==> design/flow/design.v <==
`timescale 1ns / 1ps
module microprocessor(
  input             clk,
  input             sys_rst,
  input      [15:0] din,
  output     [15:0] dout,
  output     [15:0] imem_addr,
  input      [31:0] imem_data,
  output     [15:0] dmem_addr,
  output            dmem_we,
  input      [15:0] dmem_rdata,
  output            halted
);
reg [31:0] IR;             
reg [15:0] GPR [31:0];     
reg [15:0] SGPR;           
reg [15:0] PC;
reg sign, zero, overflow, carry;
reg jmp_flag;
reg stop;
localparam [2:0] idle            = 3'd0;   
localparam [2:0] fetch_inst      = 3'd1;   
localparam [2:0] dec_exec_inst   = 3'd2;   
localparam [2:0] next_inst       = 3'd3;   
localparam [2:0] sense_halt      = 3'd4;   
reg [2:0] state, next_state;
wire [15:0] src1 = GPR[IR[21:17]];
wire [15:0] src2 = IR[16] ? IR[15:0] : GPR[IR[15:11]];
wire [15:0] rdv  = GPR[IR[26:22]];
wire [16:0] sum     = {1'b0, src1} + {1'b0, src2};
wire [15:0] diff    = src1 - src2;
wire [31:0] mul_res = src1 * src2;
wire [15:0] quot    = (src2 == 16'd0) ? 16'hFFFF : (src1 / src2);
reg        wr_en;
reg [15:0] wr_val;
reg        jmp_n;
reg        stop_n;
always @(*) begin
  wr_en  = 1'b1;
  wr_val = rdv;
  jmp_n  = 1'b0;
  stop_n = 1'b0;
  case (IR[31:27])
    5'b00000 : wr_val = SGPR;
    5'b00001     : wr_val = IR[16] ? IR[15:0] : src1;
    5'b00010     : wr_val = sum[15:0];
    5'b00011     : wr_val = diff;
    5'b00100     : wr_val = mul_res[15:0];
    5'b00101     : wr_val = quot;
    5'b00110     : wr_val = src1 | src2;
    5'b00111    : wr_val = src1 & src2;
    5'b01000    : wr_val = src1 ^ src2;
    5'b01001   : wr_val = src1 ~^ src2;
    5'b01010   : wr_val = ~(src1 & src2);
    5'b01011    : wr_val = ~(src1 | src2);
    5'b01100    : wr_val = IR[16] ? ~IR[15:0] : ~src1;
    5'b01111 : wr_val = dmem_rdata;
    default  : wr_en = 1'b0;
  endcase
  case (IR[31:27])
    5'b10000        : jmp_n = 1'b1;
    5'b10001      : jmp_n = carry;
    5'b10011       : jmp_n = sign;
    5'b10101       : jmp_n = zero;
    5'b10111   : jmp_n = overflow;
    5'b10010    : jmp_n = ~carry;
    5'b10100     : jmp_n = ~sign;
    5'b10110     : jmp_n = ~zero;
    5'b11000 : jmp_n = ~overflow;
    5'b11001        : stop_n = 1'b1;
    default      : ;
  endcase
end
wire [15:0] rd_new = wr_en ? wr_val : rdv;
wire sign_n  = (IR[31:27] == 5'b00100) ? mul_res[31] : rd_new[15];
wire zero_n  = (IR[31:27] == 5'b00100) ? ~(|mul_res) : ~(|rd_new);
wire carry_n = (IR[31:27] == 5'b00010) ? sum[16] : 1'b0;
wire ovf_n   = (IR[31:27] == 5'b00010) ? ((~src1[15] & ~src2[15] & rd_new[15]) | (src1[15] & src2[15] & ~rd_new[15])) :
               (IR[31:27] == 5'b00011) ? ((~src1[15] & src2[15] & rd_new[15]) | (src1[15] & ~src2[15] & ~rd_new[15])) :
               1'b0;
always @(posedge clk) begin
  if (sys_rst)
    state <= idle;
  else
    state <= next_state;
end
always @(*) begin
  case (state)
    idle            : next_state = fetch_inst;
    fetch_inst      : next_state = dec_exec_inst;
    dec_exec_inst   : next_state = next_inst;
    next_inst       : next_state = sense_halt;
    sense_halt      : next_state = stop ? sense_halt : fetch_inst;
    default         : next_state = idle;
  endcase
end
always @(posedge clk) begin
  if (sys_rst) begin
    sign     <= 1'b0;
    zero     <= 1'b0;
    overflow <= 1'b0;
    carry    <= 1'b0;
    jmp_flag <= 1'b0;
    stop     <= 1'b0;
  end else begin
    case (state)
      idle: begin
        IR <= 32'h0;
        PC <= 16'd0;
      end
      fetch_inst: begin
        IR <= imem_data;
      end
      dec_exec_inst: begin
        if (wr_en)
          GPR[IR[26:22]] <= wr_val;
        if (IR[31:27] == 5'b00100)
          SGPR <= mul_res[31:16];
        sign     <= sign_n;
        zero     <= zero_n;
        carry    <= carry_n;
        overflow <= ovf_n;
        jmp_flag <= jmp_n;
        stop     <= stop_n;
      end
      next_inst: begin
        PC <= jmp_flag ? IR[15:0] : PC + 16'd1;
      end
      default: ;
    endcase
  end
end
assign imem_addr = PC;
assign dmem_addr = IR[15:0];
assign dmem_we   = (state == dec_exec_inst) && ((IR[31:27] == 5'b01101) || (IR[31:27] == 5'b01110));
assign dout      = (IR[31:27] == 5'b01110) ? din : src1;
assign halted    = stop;
endmodule
==> design/flow/run.sh <==
#!/bin/bash
# the make line also repeats each setting of config.mk as NAME=value (left out here)
make -C /OpenROAD-flow-scripts/flow DESIGN_CONFIG=/design/flow/config.mk WORK_HOME=/design/flow/orfs CLKGATE_MAP_FILE= finish
==> design/flow/config.mk <==
export PLATFORM = sky130hd
export DESIGN_NAME = microprocessor
export DESIGN_NICKNAME = microprocessor
export VERILOG_FILES = /design/flow/design.v
export SDC_FILE = /design/flow/constraint.sdc
export NUM_CORES = 4
export LEC_CHECK = 0
export CAP_MARGIN = 20
export CORE_MARGIN = 2
export CORE_UTILIZATION = 56
export SETUP_SLACK_MARGIN = 4.18
export SLEW_MARGIN = 20
==> design/flow/constraint.sdc <==
create_clock -name core_clock -period 30.0 [get_ports {clk}]
set_input_delay 6.0000 -clock core_clock [delete_from_list [all_inputs] [get_ports {clk}]]
set_output_delay 6.0000 -clock core_clock [all_outputs]
set_load 0.01 [all_outputs]
==> Slide: Implementation Results, run 1 <==
Key Metrics from the Run

Outcome
  – Status: timing/DRC/antenna clean

Logic synthesis
  – FA/HA/MAJ Cells, Area Fraction: 0.150
  – YS chip area: 0.0508 mm²
  – XOR-XNOR Cells, Area Fraction: 0.0159
  – Ys flop type: edfxtp_1
  – Most frequent cell after synthesis: edfxtp_1
  – Mux frac, synth: 0.206
  – Number of synthesized flops with an enable pin: 576
  – Seq/Total Area, Yosys: 0.351
  – Biggest area cells: edfxtp_1 (34%), mux4_2 (15%), fa_1 (7.7%)
  – AND-OR/OR-AND Cells, Area Fraction: 0.113
  – Syn_nets: 5004
  – Cell Type Count: 112
  – Post-synth top area cell: edfxtp_1
  – Async S/R FF share, synth: 0
  – Main logic family: multiplexers
  – Post-synth top cells: edfxtp_1 (576), nand2_1 (407), mux4_2 (347)
  – Mapped cell area: 0.0508 mm²
  – Yosys reg bits: 602
  – Ys Warns: 1
  – Ys cells: 4449
  – Mapped Cells: 4449
  – Synth top area share: 0.341
  – Avg Cell Area, Syn: 11.4 µm²
  – And+or+nand+nor area frac: 0.116

Timing
  – RSZ-0062 raised after global routing: yes
  – Slew headroom: 0.172
  – Final min period: 29.30 ns
  – Post-route setup slack: 0.702 ns
  – Period Utilization, post-route: 0.977
  – Max Freq: 34.1 MHz
  – Final number of max-transition violations: 0
  – Hold slack final: 0.444 ns
  – Worst slew pin tran: 1.23 ns
  – Final setup violating endpoints: 0
  – Final Hold Vio Count: 0
  – Clk_skew: 0.0458 ns

Global route
  – Via count of the first global-routing pass: 41657
  – Global Route Usage Sum: 0.437
  – Pin count of the biggest net entering global routing: 70
  – First-pass GRT wire length: 293000 µm
  – GR Overflow Total: 0
  – Initial antenna violation count: 8

Power
  – P_int: 3.84 mW
  – P_sw: 3.89 mW
  – Final Total Pwr: 7.74 mW
  – P_comb: 5.70 mW
  – Sequential share of power: 0.155
  – Clk power: 0.838 mW
  – Static leakage: 23.1 nW
  – Sw Ratio: 0.503
  – Maximum VDD drop: 288 µV
  – P_seq: 1.20 mW
  – Clock power share: 0.108
  – Cell Pwr Density: 128 mW/mm²
  – Gate power share: 0.737
  – Top Consumer: combinational logic

Worst setup path
  – Buffers & Inverters on Critical Path: 17
  – CP max stage delay: 0.56 ns
  – Worst R2R Setup Slack: 0.70 ns
  – Startpoint types: flip-flop
  – Critical Path End Type: flip-flop
  – Worst Setup EP: zero
  – CP top delay family: AND-OR/OR-AND gates
  – Crit Path Class: reg2reg
  – Crit path DRT: 30.58 ns
  – Crit path arrival time: 29.87 ns
  – Worst path slowest cell: or4_4
  – Worst flop-to-flop path endpoint: zero
  – Maximum net fanout on the critical path: 10
  – Crit. path cell count: 146
  – Worst R2R Path Depth: 146
  – CP most frequent cell: o21a_1

Placed design
  – Placed Cells: 5732
  – Hpwl dp: 143000 µm
  – Gpl congestion: 1.04
  – Port Buffers: 115
  – Dpl ws: -0.350 ns

CTS
  – Clock buffer depth: 3
  – Root buf cell: clkbuf_16
  – Clock buffer count from CTS: 68
  – TritonCTS clock tree: done
  – Htree depth: 3
  – Latency at later pin: 0.67 ns
  – Clk sink count: 602
  – Clock transition at path regs: 0.07 ns

Cells and area
  – Fill cells: 6745
  – Multi-input gate area: 0.0322 mm²
  – Util after Layout: 0.675
  – Flop area: 0.0179 mm²
  – Area delta synth->final: 19.5%
  – Nets@finish: 5438
  – Final cell count without fillers: 6114

Drt
  – Antenna viol nets, final: 0
  – Remaining DRCs: 0
  – Initial DRC Count: 5898
  – Final wirelength: 205000 µm
  – Via/cell ratio: 7.01
  – Via count: 42834
  – WL per Instance: 33.6 µm
  – Drt first pass iters: 6

Flow run
  – Tool warnings: 68
  – Max Cap Viol: 0

Floorplanning
  – Die X: 305 µm
  – # rows: 110
  – Die Y: 305 µm
  – # IOs: 116
  – Floorplan-stage core utilization: 0.565
  – Core Area: 0.0899 mm²
  – Chip footprint: 0.0931 mm²

Hold path
  – Worst Hold Launch: IR[20]
  – Hold crit path type: reg2reg
  – WHS Path Cells: 2
-- metal layers --
| layer | vias to the layer above | global-route usage | part of all wire |
|---|---|---|---|
| met1 | 21117 | 0.551 | 0.35 |
| met2 | 3154 | 0.670 | 0.45 |
| li1 | 17726 | - | - |
| met3 | 829 | 0.111 | 0.12 |
| met5 | - | 0 | 0.00027 |
| met4 | 8 | 0.292 | 0.083 |
-- through the flow --
step                      TNS, ns  cell area [µm²]
after floorplan                 0            51300
after global placement          0            54800
after detailed placement   -11.09            54800
after CTS                       0            59300
after global routing        -7.45            60600
final                           0            60600
-- cell type report --
type / instances / area share
Antenna cell: 3 / 0.000124
Inverter: 334 / 0.0208
Timing Repair inverter: 1 / 0.0000825
Tap cell: 1176 / 0.0243
Multi-Input combinational cell: 3251 / 0.531
Timing Repair Buffer: 625 / 0.0933
Clock buffer: 83 / 0.0290
Clock inverter: 39 / 0.00708
Sequential cell: 602 / 0.294
-- repair_timing --
item,in CTS,in global routing
endpoints found under the setup margin,97,97
cloned,9,4
hold endpoints to repair,0,0
hold buffers,0,0
pin swaps,88,119
resized,169,113
setup buffers,156,86
==> run 2: changes to the inputs <==
ABC_AREA = 1   (was not set)
CELL_PAD_IN_SITES_GLOBAL_PLACEMENT = 1   (was not set)
CORE_UTILIZATION = 53   (was 56)
CTS_CLUSTER_DIAMETER = 306   (was not set)
GPL_ROUTABILITY_DRIVEN = 1   (was not set)
GPL_TIMING_DRIVEN = 1   (was not set)
SETUP_SLACK_MARGIN = not set   (was 4.18)
clock period = 25.8 ns   (was 30.0 ns; I/O delays follow)
==> run 2 against run 1 <==
- the layout now fails its checks (setup timing)
- critical path type unchanged
- combinational power is 19% higher
- clock power is 17% higher
- global-route usage is 0.59 points lower
- total power is 18% higher
- largest cell class unchanged
==> Slide: Implementation Results, run 2 <==
Key Metrics from the Run

Cells and area
  – Nets@finish: 7908
  – Final cell count without fillers: 8685
  – Util after Layout: 0.667
  – Area delta synth->final: 24.6%

Global route
  – GR Overflow Total: 0
  – First-pass GRT wire length: 321000 µm
  – Pin count of the biggest net entering global routing: 78
  – Via count of the first global-routing pass: 51097
  – Global Route Usage Sum: 0.431
  – Initial antenna violation count: 5

Power
  – Clock power share: 0.107
  – P_sw: 4.63 mW
  – Cell Pwr Density: 142 mW/mm²
  – Static leakage: 28.3 nW
  – P_comb: 6.77 mW
  – Sequential share of power: 0.152
  – P_seq: 1.39 mW
  – P_int: 4.52 mW
  – Maximum VDD drop: 441 µV
  – Sw Ratio: 0.506
  – Top Consumer: combinational logic
  – Clk power: 0.980 mW
  – Gate power share: 0.741

CTS
  – Clock buffer depth: 3
  – Clock transition at path regs: 0.06 ns
  – Clk sink count: 602
  – Post-CTS Hold Buffers: 0
  – TritonCTS clock tree: done
  – Htree depth: 3
  – Root buf cell: clkbuf_16
  – Latency at later pin: 0.67 ns
  – Clock buffer count from CTS: 71

Hold path
  – Worst Hold Launch: IR[19]
  – Hold crit path type: reg2reg
  – WHS Path Cells: 1

Timing
  – Post-route setup slack: -3.55 ns
  – Worst slew pin tran: 1.17 ns
  – Period Utilization, post-route: 1.14
  – Final Hold Vio Count: 0
  – RSZ-0062 raised after global routing: yes
  – Final number of max-transition violations: 0
  – Max Freq: 34.1 MHz
  – Clk_skew: 0.0364 ns
  – Final setup violating endpoints: 65
  – Post-route setup TNS: -179.86 ns
  – Hold slack final: 0.476 ns
  – Slew headroom: 0.221
  – Final min period: 29.35 ns

Placed design
  – Placed Cells: 8426
  – Gpl congestion: 0.985
  – Hpwl dp: 148000 µm
  – Port Buffers: 115

Logic synthesis
  – AND-OR/OR-AND Cells, Area Fraction: 0.139
  – Post-synth top area cell: edfxtp_1
  – Yosys reg bits: 602
  – Mapped cell area: 0.0516 mm²
  – XOR-XNOR Cells, Area Fraction: 0.0185
  – Number of synthesized flops with an enable pin: 576
  – Async S/R FF share, synth: 0
  – And+or+nand+nor area frac: 0.265
  – Post-synth top cells: nand2_1 (1551), nand3_1 (816), nor2_1 (674)
  – FA/HA/MAJ Cells, Area Fraction: 0.147
  – Synth top area share: 0.335
  – Seq/Total Area, Yosys: 0.345
  – Avg Cell Area, Syn: 7.78 µm²
  – Mux frac, synth: 0.00109
  – YS chip area: 0.0516 mm²
  – Mapped Cells: 6638
  – Biggest area cells: edfxtp_1 (33%), nand2_1 (11%), nand3_1 (7.9%)
  – Ys Warns: 1
  – Cell Type Count: 67
  – Main logic family: simple AND/OR/NAND/NOR gates
  – Ys cells: 6638
  – Syn_nets: 7193
  – Most frequent cell after synthesis: nand2_1
  – Ys flop type: edfxtp_1

Flow run
  – Tool warnings: 68
  – Max Cap Viol: 0

Drt
  – Drt first pass iters: 7
  – Via count: 54561
  – Via/cell ratio: 6.28
  – Remaining DRCs: 0
  – WL per Instance: 25.5 µm
  – Antenna viol nets, final: 0
  – Final wirelength: 222000 µm
  – Initial DRC Count: 8379

Worst setup path
  – CP most frequent cell: nand2_2
  – Buffers & Inverters on Critical Path: 34
  – Worst R2R Path Depth: 236
  – Worst Setup EP: GPR[11][0]
  – Worst path slowest cell: a221o_1
  – CP top delay family: AND-OR/OR-AND gates
  – Maximum net fanout on the critical path: 8
  – Critical Path End Type: flip-flop
  – Startpoint types: flip-flop
  – Crit. path cell count: 236
  – Worst R2R Setup Slack: -3.55 ns
  – CP max stage delay: 0.41 ns
  – Crit Path Class: reg2reg
  – Worst flop-to-flop path endpoint: GPR[11][0]
  – Crit path DRT: 26.20 ns
  – Crit path arrival time: 29.75 ns

Floorplanning
  – Core Area: 0.0966 mm²
  – Chip footprint: 0.100 mm²
  – # IOs: 116
  – # rows: 114
  – Die X: 316 µm
  – Die Y: 316 µm
  – Floorplan-stage core utilization: 0.535

Outcome
  – Layout violations: setup timing
  – Status: failed layout checks
-- run 2: cell type report --
class / count / area (µm²)
Timing Repair Buffer: 1063 / 9440
Multi-Input combinational cell: 5013 / 31000
Tap cell: 1276 / 1600
Timing Repair inverter: 1 / 7.51
Clock inverter: 39 / 302
Fill cell: 8150 / 32200
Sequential cell: 602 / 17900
Antenna cell: 4 / 10.0
Inverter: 601 / 2310
Clock buffer: 86 / 1890
-- run 2: through the flow --
step	total power [mW]	cell area, µm²	worst slack [ns]
2_1_floorplan	5.63	52000	-3.26
3_3_place_gp	7.61	59900	-2.71
3_5_place_dp	7.71	59900	-3.45
4_1_cts	8.81	62900	-2.81
5_1_grt	9.83	64400	-5.70
6_report	9.14	64400	-3.55
-- run 2: layer usage --
metal / track usage / vias up / routed length (µm) / share of wire
met1: 0.598 / 25788 / 84900 / 0.38
met5: 0 / - / 24 / 0.00011
met3: 0.108 / 730 / 31000 / 0.14
met2: 0.646 / 4010 / 94600 / 0.43
li1: - / 24029 / - / -
met4: 0.175 / 4 / 11000 / 0.050
-- run 2: what timing repair did --
| action | CTS | global route |
|---|---|---|
| pin swaps | 49 | 165 |
| resized | 40 | 237 |
| endpoints found under the setup margin | 65 | 97 |
| cloned | 5 | 6 |
| buffers inserted | 68 | 58 |
==> run 3: changes to the inputs <==
ABC_AREA = 0   (was 1)
CELL_PAD_IN_SITES_GLOBAL_PLACEMENT = not set   (was 1)
CORE_UTILIZATION = 52   (was 53)
CTS_CLUSTER_DIAMETER = not set   (was 306)
GPL_ROUTABILITY_DRIVEN = not set   (was 1)
GPL_TIMING_DRIVEN = not set   (was 1)
SETUP_SLACK_MARGIN = 3.7   (was not set)
clock period = 16.5 ns   (was 25.8 ns; I/O delays follow)
==> run 3 against run 2 <==
- the layout still fails its checks (setup timing)
- setup slack lost 8.6 ns
- first-iteration DRC count shrank 34%
- synthesized area decreased by 1.7%
- clock skew grew 0.0061 ns
- design area grew 2.5%
- die size up 0.15%
- critical path depth shrank 79
- clock power grew 51%
- global-route usage fell by 0.38 points
- non-clock buffer count up 228
- largest power group unchanged
==> Slide: Implementation Results, run 3 <==
Key Metrics from the Run

Worst setup path
  – Worst R2R Setup Slack: -12.19 ns
  – Crit Path Class: reg2reg
  – CP most frequent cell: buf_4
  – Maximum net fanout on the critical path: 8
  – Crit path arrival time: 29.05 ns
  – Buffers & Inverters on Critical Path: 30
  – Worst Setup EP: GPR[13][0]
  – CP top delay family: AND-OR/OR-AND gates
  – Crit. path cell count: 157
  – Critical Path End Type: flip-flop
  – Worst flop-to-flop path endpoint: GPR[13][0]
  – Worst path slowest cell: or4_4
  – CP max stage delay: 0.52 ns
  – Crit path DRT: 16.86 ns
  – Worst R2R Path Depth: 157
  – Startpoint types: flip-flop

Global route
  – First-pass GRT wire length: 306000 µm
  – GR Overflow Total: 0
  – Initial antenna violation count: 8
  – Via count of the first global-routing pass: 44705
  – Pin count of the biggest net entering global routing: 80
  – Global Route Usage Sum: 0.428

Logic synthesis
  – Avg Cell Area, Syn: 11.4 µm²
  – XOR-XNOR Cells, Area Fraction: 0.0159
  – Number of synthesized flops with an enable pin: 576
  – Async S/R FF share, synth: 0
  – And+or+nand+nor area frac: 0.116
  – Biggest area cells: edfxtp_1 (34%), mux4_2 (15%), fa_1 (7.7%)
  – Most frequent cell after synthesis: edfxtp_1
  – Ys cells: 4449
  – AND-OR/OR-AND Cells, Area Fraction: 0.113
  – YS chip area: 0.0508 mm²
  – Post-synth top cells: edfxtp_1 (576), nand2_1 (407), mux4_2 (347)
  – Mapped cell area: 0.0508 mm²
  – Cell Type Count: 112
  – Syn_nets: 5004
  – Yosys reg bits: 602
  – Mux frac, synth: 0.206
  – Seq/Total Area, Yosys: 0.351
  – Mapped Cells: 4449
  – Synth top area share: 0.341
  – Ys Warns: 1
  – Post-synth top area cell: edfxtp_1
  – Main logic family: multiplexers
  – Ys flop type: edfxtp_1
  – FA/HA/MAJ Cells, Area Fraction: 0.150

Power
  – Clock power share: 0.103
  – Top Consumer: combinational logic
  – Maximum VDD drop: 838 µV
  – Gate power share: 0.746
  – Sw Ratio: 0.497
  – Clk power: 1.48 mW
  – P_comb: 10.7 mW
  – P_sw: 7.15 mW
  – P_seq: 2.18 mW
  – P_int: 7.25 mW
  – Sequential share of power: 0.151
  – Static leakage: 26.4 nW
  – Cell Pwr Density: 218 mW/mm²

Timing
  – Post-route setup TNS: -1567.10 ns
  – Period Utilization, post-route: 1.74
  – RSZ-0062 raised after global routing: yes
  – Final number of max-transition violations: 0
  – Final min period: 28.69 ns
  – Slew headroom: 0.218
  – Final setup violating endpoints: 225
  – Clk_skew: 0.0425 ns
  – Max Freq: 34.9 MHz
  – Final Hold Vio Count: 0
  – Worst slew pin tran: 1.17 ns
  – Post-route setup slack: -12.19 ns

Placed design
  – Gpl congestion: 1.04
  – Dpl ws: -12.54 ns
  – Placed Cells: 6596
  – Port Buffers: 115
  – Hpwl dp: 152000 µm

Drt
  – WL per Instance: 31.2 µm
  – Drt first pass iters: 8
  – Remaining DRCs: 0
  – Initial DRC Count: 5512
  – Antenna viol nets, final: 0
  – Via/cell ratio: 6.56
  – Final wirelength: 215000 µm
  – Via count: 45106

CTS
  – Latency at later pin: 0.64 ns
  – Htree depth: 3
  – Root buf cell: clkbuf_16
  – Clk sink count: 602
  – Clock buffer count from CTS: 67
  – Clock transition at path regs: 0.07 ns
  – Clock buffer depth: 3
  – TritonCTS clock tree: done

Floorplanning
  – Die Y: 316 µm
  – Die X: 316 µm
  – # IOs: 116
  – Chip footprint: 0.100 mm²
  – Core Area: 0.0967 mm²
  – # rows: 114
  – Floorplan-stage core utilization: 0.525

Cells and area
  – Nets@finish: 6103
  – Final cell count without fillers: 6881
  – Area delta synth->final: 30.0%

Outcome
  – Status: failed layout checks
  – Layout violations: setup timing

Hold path
  – WHS Path Cells: 2
  – Worst Hold Launch: IR[20]
  – Hold crit path type: reg2reg

Flow run
  – Max Cap Viol: 0
  – Tool warnings: 66
-- run 3: per-layer routing --
metal | vias up | GRT usage | share of wire
met5 | - | 0 | 0.00025
met4 | 8 | 0.273 | 0.080
met3 | 809 | 0.110 | 0.11
met2 | 3061 | 0.670 | 0.45
met1 | 22183 | 0.529 | 0.35
li1 | 19045 | - | -
-- run 3: layout make-up --
| type | count | area (µm²) |
|---|---|---|
| fill | 7236 | 30700 |
| tap | 1276 | 1600 |
| clock buffer | 77 | 1710 |
| timing repair inverter | 2 | 22.5 |
| timing repair buffer | 1291 | 10900 |
| antenna | 4 | 10.0 |
| multi-input combinational | 3250 | 32200 |
| clock inverter | 45 | 422 |
| inverter | 334 | 1280 |
| sequential | 602 | 17800 |
-- run 3: timing repair --
action / CTS / global route
pin swaps: 61 / 50
endpoints found under the setup margin: 321 / 321
hold buffers: 0 / 0
gates resized: 175 / 122
buffers inserted: 105 / 36
cloned: 14 / 4
-- run 3: stage by stage --
| step | total power [mW] | util | instance area, µm² | hold slack [ns] |
|---|---|---|---|---|
| 2_1_floorplan | 8.84 | - | 51400 | 0.418 |
| 3_3_place_gp | 12.1 | 0.629 | 60900 | 0.426 |
| 5_1_grt | 15.4 | 0.682 | 66000 | 0.489 |
| 4_1_cts | 14.0 | 0.673 | 65000 | 0.451 |
| 6_report | 14.4 | 0.682 | 66000 | 0.449 |
| 3_5_place_dp | 12.2 | 0.629 | 60900 | 0.437 |
==> run 4: changes to the inputs <==
ABC_AREA = not set   (was 0)
CORE_ASPECT_RATIO = 0.5   (was not set)
CORE_UTILIZATION = 72   (was 52)
CTS_CLUSTER_DIAMETER = 371   (was not set)
CTS_CLUSTER_SIZE = 99   (was not set)
HOLD_SLACK_MARGIN = 0.29   (was not set)
PLACE_DENSITY = 0.38   (was not set)
SETUP_SLACK_MARGIN = -1.1   (was 3.7)
TNS_END_PERCENT = 40   (was not set)
clock period = 11.2 ns   (was 16.5 ns; I/O delays follow)
==> run 4 against run 3 <==
- the flow now stops in global routing
- synthesized area unchanged
- die size is 27% lower
- synthesized cell count unchanged
==> Slide: Implementation Results, run 4 <==
Flow Results at a Glance

Logic synthesis
  – Avg Cell Area, Syn: 11.4 µm²
  – YS chip area: 0.0508 mm²
  – Ys cells: 4449
  – Synth top area share: 0.341
  – Most frequent cell after synthesis: edfxtp_1
  – Post-synth top area cell: edfxtp_1
  – Biggest area cells: edfxtp_1 (34%), mux4_2 (15%), fa_1 (7.7%)
  – Mapped Cells: 4449
  – FA/HA/MAJ Cells, Area Fraction: 0.150
  – Yosys reg bits: 602
  – Number of synthesized flops with an enable pin: 576
  – Async S/R FF share, synth: 0
  – XOR-XNOR Cells, Area Fraction: 0.0159
  – Ys Warns: 1
  – Seq/Total Area, Yosys: 0.351
  – Cell Type Count: 112
  – And+or+nand+nor area frac: 0.116
  – Mux frac, synth: 0.206
  – Ys flop type: edfxtp_1
  – Syn_nets: 5004
  – Post-synth top cells: edfxtp_1 (576), nand2_1 (407), mux4_2 (347)
  – Mapped cell area: 0.0508 mm²
  – Main logic family: multiplexers
  – AND-OR/OR-AND Cells, Area Fraction: 0.113

Floorplanning
  – Die Y: 192 µm
  – Core Area: 0.0693 mm²
  – Die X: 379 µm
  – Floorplan-stage core utilization: 0.732
  – Chip footprint: 0.0728 mm²
  – # rows: 68
  – # IOs: 116

Placed design
  – Placed Cells: 6382
  – Gpl congestion: 1.08
  – Port Buffers: 115
  – Dpl ws: -19.05 ns
  – Hpwl dp: 176000 µm

Outcome
  – Status: did not finish
  – First Err: [ERROR GRT-0116] Global routing finished with congestion. Check the congestion regions in the DRC Viewer.
  – Stop stage: global routing

CTS
  – Clock buffer depth: 3
  – Clock buffer count from CTS: 10
  – Htree depth: 1
  – Root buf cell: clkbuf_16
  – Clk sink count: 602

Global route
  – GR Overflow Total: 1426
  – Global Route Usage Sum: 0.919
run 4: per-layer routing:
metal / GRT overflow / GRT usage
met5: 27 / 0.784
met4: 396 / 0.907
met2: 640 / 0.999
met1: 148 / 0.902
met3: 215 / 0.866
run 4: repair_timing:
item	in CTS
pin swaps	26
gates cloned	2
hold buffers	0
setup endpoints to repair	353
resized	95
setup buffers	20
run 4: through the flow:
step                      cell area (µm²)  utilization
after floorplan                     51300            -
after global placement              61400        0.885
after detailed placement            61400        0.885
after CTS                           62300        0.899
==> run 5: changes to the inputs <==
CAP_MARGIN = 15   (was 20)
CORE_ASPECT_RATIO = 0.72   (was 0.5)
CORE_MARGIN = 6   (was 2)
CORE_UTILIZATION = 30   (was 72)
CTS_CLUSTER_DIAMETER = 152   (was 371)
CTS_CLUSTER_SIZE = not set   (was 99)
GPL_ROUTABILITY_DRIVEN = 1   (was not set)
GPL_TIMING_DRIVEN = 1   (was not set)
HOLD_SLACK_MARGIN = 0.16   (was 0.29)
MIN_ROUTING_LAYER = met2   (was not set)
PLACE_DENSITY = not set   (was 0.38)
PLACE_DENSITY_LB_ADDON = 0.24   (was not set)
SETUP_SLACK_MARGIN = 5.0   (was -1.1)
TNS_END_PERCENT = not set   (was 40)
clock period = 19.5 ns   (was 11.2 ns; I/O delays follow)
==> run 5 against run 4 <==
- now fails the layout checks on setup timing
- synthesized cell count did not move
- die size rose by 150%
- synthesized area did not move
==> Slide: Implementation Results, run 5 <==
Key Metrics from the Run

Outcome
  – Status: failed layout checks
  – Layout violations: setup timing

Worst setup path
  – Worst flop-to-flop path endpoint: GPR[6][0]
  – Worst R2R Setup Slack: -10.19 ns
  – Worst path slowest cell: or4_4
  – Crit path DRT: 19.95 ns
  – Crit Path Class: reg2reg
  – Crit path arrival time: 30.14 ns
  – CP most frequent cell: o21a_1
  – Critical Path End Type: flip-flop
  – CP top delay family: AND-OR/OR-AND gates
  – Startpoint types: flip-flop
  – Buffers & Inverters on Critical Path: 19
  – Maximum net fanout on the critical path: 8
  – CP max stage delay: 0.57 ns
  – Worst R2R Path Depth: 143
  – Worst Setup EP: GPR[6][0]
  – Crit. path cell count: 143

Power
  – Sequential share of power: 0.136
  – Final Total Pwr: 13.5 mW
  – Static leakage: 27.1 nW
  – P_comb: 10.3 mW
  – P_seq: 1.84 mW
  – Top Consumer: combinational logic
  – Clk power: 1.40 mW
  – P_int: 6.27 mW
  – Cell Pwr Density: 197 mW/mm²
  – P_sw: 7.26 mW
  – Sw Ratio: 0.537
  – Gate power share: 0.760
  – Maximum VDD drop: 745 µV
  – Clock power share: 0.103

Flow run
  – Max Cap Viol: 0
  – Tool warnings: 67

Hold path
  – Worst Hold Launch: IR[17]
  – WHS Path Cells: 2
  – Hold crit path type: reg2reg

Global route
  – First-pass GRT wire length: 366000 µm
  – Via count of the first global-routing pass: 70574
  – Pin count of the biggest net entering global routing: 47
  – GR Overflow Total: 0
  – Global Route Usage Sum: 0.430
  – Initial antenna violation count: 4

Timing
  – Final min period: 29.69 ns
  – Clk_skew: 0.0399 ns
  – Period Utilization, post-route: 1.52
  – Final setup violating endpoints: 193
  – Final Hold Vio Count: 0
  – RSZ-0062 raised after global routing: yes
  – Final number of max-transition violations: 0
  – Post-route setup slack: -10.19 ns
  – Slew headroom: 0.185
  – Worst slew pin tran: 1.22 ns
  – Max Freq: 33.7 MHz

Logic synthesis
  – Post-synth top cells: edfxtp_1 (576), nand2_1 (407), mux4_2 (347)
  – Async S/R FF share, synth: 0
  – FA/HA/MAJ Cells, Area Fraction: 0.150
  – Ys Warns: 1
  – Synth top area share: 0.341
  – Post-synth top area cell: edfxtp_1
  – Mapped Cells: 4449
  – Cell Type Count: 112
  – AND-OR/OR-AND Cells, Area Fraction: 0.113
  – Avg Cell Area, Syn: 11.4 µm²
  – Ys cells: 4449
  – Main logic family: multiplexers
  – Seq/Total Area, Yosys: 0.351
  – Most frequent cell after synthesis: edfxtp_1
  – Ys flop type: edfxtp_1
  – Syn_nets: 5004
  – Number of synthesized flops with an enable pin: 576
  – YS chip area: 0.0508 mm²
  – Mapped cell area: 0.0508 mm²
  – XOR-XNOR Cells, Area Fraction: 0.0159
  – And+or+nand+nor area frac: 0.116
  – Mux frac, synth: 0.206
  – Biggest area cells: edfxtp_1 (34%), mux4_2 (15%), fa_1 (7.7%)
  – Yosys reg bits: 602

Drt
  – Via/cell ratio: 7.69
  – Via count: 61991
  – Antenna viol nets, final: 0
  – Remaining DRCs: 0
  – Drt first pass iters: 14
  – Initial DRC Count: 11902
  – Final wirelength: 264000 µm
  – WL per Instance: 32.7 µm

Floorplanning
  – Floorplan-stage core utilization: 0.304
  – Chip footprint: 0.179 mm²
  – # rows: 127
  – Die X: 497 µm
  – # IOs: 116
  – Die Y: 361 µm
  – Core Area: 0.167 mm²

CTS
  – Clk sink count: 602
  – Post-CTS Hold Buffers: 0
  – TritonCTS clock tree: done
  – Root buf cell: clkbuf_16
  – Clock buffer count from CTS: 69
  – Latency at later pin: 0.73 ns
  – Htree depth: 3
  – Clock transition at path regs: 0.06 ns
  – Clock buffer depth: 3

Placed design
  – Hpwl dp: 180000 µm
  – Port Buffers: 115
  – Gpl congestion: 1.03

Cells and area
  – Area delta synth->final: 35.2%
  – Nets@finish: 6230
  – Fill cells: 16188
  – Util after Layout: 0.411
run 5: timing repair:
action | 4_1_cts | 5_1_grt
resized | 164 | 138
hold endpoints to repair | 0 | 0
cloned | 5 | 6
pin swaps | 101 | 106
endpoints found under the setup margin | 289 | 321
buffers inserted | 71 | 49
run 5: per-layer routing:
| layer | track usage | share of wire | vias to the layer above | wire (µm) |
|---|---|---|---|---|
| li1 | - | - | 19260 | - |
| met1 | - | 0 | 20170 | 0 |
| met2 | 0.416 | 0.40 | 19671 | 105000 |
| met3 | 0.634 | 0.47 | 2652 | 123000 |
| met4 | 0.144 | 0.11 | 238 | 28800 |
| met5 | 0.400 | 0.027 | - | 7210 |
run 5: cell type report:
type | count | area [µm²] | share of cell area
Sequential cell | 602 | 17800 | 0.260
Clock buffer | 94 | 1830 | 0.0267
Timing Repair Buffer | 1418 | 11800 | 0.171
Inverter | 334 | 1280 | 0.0186
Tap cell | 2257 | 2820 | 0.0411
Clock inverter | 33 | 442 | 0.00644
Multi-Input combinational cell | 3250 | 32500 | 0.473
Antenna cell | 73 | 183 | 0.00266
run 5: per-stage QoR:
step           instances  setup TNS (ns)  area, µm²  hold WS (ns)  setup WS, ns
2_1_floorplan       4449         -978.37      51400         0.418         -9.71
3_3_place_gp        7728        -1128.83      63400         0.427        -10.26
3_5_place_dp        7728        -1205.49      63400         0.429        -10.66
4_1_cts             7931         -961.73      67100         0.445         -9.25
5_1_grt             7999        -1279.06      68500         0.492        -11.22
6_report            8061        -1111.21      68600         0.447        -10.19
==> run 6: changes to the inputs <==
ABC_AREA = 1   (was not set)
GPL_TIMING_DRIVEN = 0   (was 1)
HOLD_SLACK_MARGIN = not set   (was 0.16)
SLEW_MARGIN = 15   (was 20)
==> run 6 against run 5 <==
- synthesized cell count grew 49%
- die size grew 1.7%
- the flow now stops in global routing
- synthesized area grew 1.8%
==> Slide: Implementation Results, run 6 <==
Flow Results at a Glance

CTS
  – Root buf cell: clkbuf_16
  – Htree depth: 3
  – Clk sink count: 602
  – Clock buffer depth: 3
  – Clock buffer count from CTS: 74

Floorplanning
  – # IOs: 116
  – Die X: 501 µm
  – Chip footprint: 0.182 mm²
  – Floorplan-stage core utilization: 0.304
  – Die Y: 364 µm
  – Core Area: 0.170 mm²
  – # rows: 128

Logic synthesis
  – FA/HA/MAJ Cells, Area Fraction: 0.147
  – Mux frac, synth: 0.00109
  – Syn_nets: 7193
  – Avg Cell Area, Syn: 7.78 µm²
  – Ys flop type: edfxtp_1
  – YS chip area: 0.0516 mm²
  – XOR-XNOR Cells, Area Fraction: 0.0185
  – Main logic family: simple AND/OR/NAND/NOR gates
  – Mapped cell area: 0.0516 mm²
  – Synth top area share: 0.335
  – Ys Warns: 1
  – And+or+nand+nor area frac: 0.265
  – Number of synthesized flops with an enable pin: 576
  – Post-synth top cells: nand2_1 (1551), nand3_1 (816), nor2_1 (674)
  – Cell Type Count: 67
  – Yosys reg bits: 602
  – Biggest area cells: edfxtp_1 (33%), nand2_1 (11%), nand3_1 (7.9%)
  – Ys cells: 6638
  – Async S/R FF share, synth: 0
  – Mapped Cells: 6638
  – Post-synth top area cell: edfxtp_1
  – AND-OR/OR-AND Cells, Area Fraction: 0.139
  – Most frequent cell after synthesis: nand2_1
  – Seq/Total Area, Yosys: 0.345

Global route
  – GR Overflow Total: 1772
  – Global Route Usage Sum: 0.789

Placed design
  – Hpwl dp: 289000 µm
  – Port Buffers: 115
  – Gpl congestion: 1.15

Outcome
  – First Err: [ERROR GRT-0116] Global routing finished with congestion. Check the congestion regions in the DRC Viewer.
  – Status: did not finish
  – Stop stage: global routing
run 6: per-stage QoR:
stage | cells | power (mW) | instance area, µm² | setup TNS (ns) | setup WS, ns
4_1_cts | 9383 | 13.2 | 62800 | -1291.37 | -12.89
3_5_place_dp | 9131 | 11.3 | 58200 | -2197.93 | -18.66
3_3_place_gp | 9028 | 11.2 | 56000 | -2365.41 | -19.06
2_1_floorplan | 6638 | 7.45 | 52000 | -818.04 | -9.56
run 6: timing repair:
item / 4_1_cts
hold buffers: 0
setup endpoints to repair: 289
setup buffers: 115
resized: 268
pin swaps: 87
cloned: 4
run 6: per-layer routing:
metal  track usage  overflow
met1             -         -
met2         0.791        45
met3         0.941      1426
met4         0.540        49
met5         0.799       252
==> run 7: changes to the inputs <==
ABC_AREA = not set   (was 1)
CAP_MARGIN = 20   (was 15)
CORE_ASPECT_RATIO = not set   (was 0.72)
CORE_MARGIN = 2   (was 6)
CORE_UTILIZATION = 58   (was 30)
CTS_CLUSTER_DIAMETER = not set   (was 152)
GPL_ROUTABILITY_DRIVEN = not set   (was 1)
GPL_TIMING_DRIVEN = not set   (was 0)
MAX_ROUTING_LAYER = met4   (was not set)
MIN_ROUTING_LAYER = not set   (was met2)
PLACE_DENSITY_LB_ADDON = not set   (was 0.24)
SETUP_SLACK_MARGIN = not set   (was 5.0)
SLEW_MARGIN = 20   (was 15)
clock period = 21.4 ns   (was 19.5 ns; I/O delays follow)
==> run 7 against run 6 <==
- now fails the layout checks on setup timing
- synthesized cell count decreased by 33%
- die size decreased by 51%
- synthesized area down 1.7%
==> Slide: Implementation Results, run 7 <==
Key Metrics from the Run

Outcome
  – Status: failed layout checks
  – Layout violations: setup timing

Worst setup path
  – CP max stage delay: 0.52 ns
  – Crit path arrival time: 29.11 ns
  – Crit path DRT: 21.82 ns
  – Startpoint types: flip-flop
  – Worst Setup EP: GPR[3][0]
  – Crit Path Class: reg2reg
  – Buffers & Inverters on Critical Path: 59
  – Worst R2R Setup Slack: -7.29 ns
  – Maximum net fanout on the critical path: 9
  – Worst path slowest cell: or4_4
  – CP top delay family: AND-OR/OR-AND gates
  – Worst R2R Path Depth: 160
  – CP most frequent cell: buf_4
  – Worst flop-to-flop path endpoint: GPR[3][0]
  – Critical Path End Type: flip-flop
  – Crit. path cell count: 160

Timing
  – RSZ-0062 raised after global routing: yes
  – Final number of max-transition violations: 0
  – Post-route setup slack: -7.29 ns
  – Slew headroom: 0.188
  – Final min period: 28.69 ns
  – Final setup violating endpoints: 161
  – Post-route setup TNS: -626.59 ns
  – Final Hold Vio Count: 0
  – Max Freq: 34.8 MHz
  – Worst slew pin tran: 1.21 ns
  – Period Utilization, post-route: 1.34
  – Clk_skew: 0.0463 ns

Placed design
  – Hpwl dp: 153000 µm
  – Placed Cells: 6506
  – Gpl congestion: 1.07
  – Port Buffers: 115

Drt
  – WL per Instance: 33.2 µm
  – Routed met3 length: 32500 µm
  – DR top layer: met4
  – Remaining DRCs: 0
  – Via/cell ratio: 7.04
  – Met1 wire length: 72000 µm
  – Detail Route met2 WL: 98600 µm
  – Antenna viol nets, final: 0
  – Drt first pass iters: 22
  – Via count: 48205
  – Final wirelength: 227000 µm
  – Initial DRC Count: 7404

Cells and area
  – Fill cells: 5486
  – Area delta synth->final: 30.8%
  – Final cell count without fillers: 6843
  – Nets@finish: 6182

Logic synthesis
  – Avg Cell Area, Syn: 11.4 µm²
  – Number of synthesized flops with an enable pin: 576
  – AND-OR/OR-AND Cells, Area Fraction: 0.113
  – Biggest area cells: edfxtp_1 (34%), mux4_2 (15%), fa_1 (7.7%)
  – Ys flop type: edfxtp_1
  – Yosys reg bits: 602
  – Post-synth top cells: edfxtp_1 (576), nand2_1 (407), mux4_2 (347)
  – Mux frac, synth: 0.206
  – Most frequent cell after synthesis: edfxtp_1
  – YS chip area: 0.0508 mm²
  – Cell Type Count: 112
  – Seq/Total Area, Yosys: 0.351
  – Syn_nets: 5004
  – Mapped Cells: 4449
  – Ys Warns: 1
  – Mapped cell area: 0.0508 mm²
  – Post-synth top area cell: edfxtp_1
  – XOR-XNOR Cells, Area Fraction: 0.0159
  – Main logic family: multiplexers
  – And+or+nand+nor area frac: 0.116
  – Synth top area share: 0.341
  – Ys cells: 4449
  – Async S/R FF share, synth: 0
  – FA/HA/MAJ Cells, Area Fraction: 0.150

Global route
  – GR Overflow Total: 0
  – Pin count of the biggest net entering global routing: 55
  – First-pass GRT wire length: 316000 µm
  – Via count of the first global-routing pass: 47226
  – Initial antenna violation count: 10
  – Global Route Usage Sum: 0.502

Floorplanning
  – Chip footprint: 0.0899 mm²
  – Die Y: 300 µm
  – # IOs: 116
  – # rows: 108
  – Die X: 300 µm
  – Floorplan-stage core utilization: 0.585
  – Core Area: 0.0868 mm²

Flow run
  – Tool warnings: 68
  – Max Cap Viol: 0

Hold path
  – Worst Hold Launch: IR[19]
  – Hold crit path type: reg2reg
  – WHS Path Cells: 2

CTS
  – TritonCTS clock tree: done
  – Clk sink count: 602
  – Post-CTS Hold Buffers: 0
  – Clock transition at path regs: 0.06 ns
  – Root buf cell: clkbuf_16
  – Latency at later pin: 0.68 ns
  – Htree depth: 3
  – Clock buffer count from CTS: 67
  – Clock buffer depth: 3

Power
  – Maximum VDD drop: 830 µV
  – Cell Pwr Density: 170 mW/mm²
  – Top Consumer: combinational logic
  – Clk power: 1.21 mW
  – P_seq: 1.67 mW
  – Clock power share: 0.107
  – P_sw: 5.66 mW
  – Sequential share of power: 0.148
  – Sw Ratio: 0.501
  – Gate power share: 0.745
  – P_int: 5.64 mW
  – Static leakage: 26.8 nW
  – P_comb: 8.42 mW
-- run 7: layout make-up --
cell class | count | area [µm²] | share of cell area
multi-input combinational | 3250 | 32300 | 0.486
sequential | 602 | 17800 | 0.269
timing repair buffer | 1372 | 11400 | 0.171
clock buffer | 78 | 1720 | 0.0259
tap | 1155 | 1450 | 0.0218
inverter | 334 | 1280 | 0.0193
clock inverter | 42 | 428 | 0.00645
antenna | 10 | 25.0 | 0.000377
-- run 7: per-stage QoR --
step	total power, mW	area [µm²]	util	setup slack, ns	hold slack, ns
floorplan	6.82	51300	-	-7.81	0.418
global placement	9.30	60900	0.702	-7.36	0.443
detailed placement	9.43	60900	0.702	-7.89	0.459
CTS	10.9	65000	0.749	-6.53	0.481
global route	12.0	66400	0.765	-8.41	0.512
finish	11.3	66400	0.765	-7.29	0.470
-- run 7: per-layer routing --
metal	GRT usage	vias up
met1	0.576	23027
met4	0.389	0
met3	0.154	1569
met2	0.736	4395
li1	-	19214
met5	-	-
-- run 7: what timing repair did --
action                     in CTS  in global routing
pin swaps                      88                100
setup endpoints to repair     161                161
buffers inserted              123                 72
gates resized                 171                133
gates cloned                    6                  7
Power and IR drop assume default switching activity.
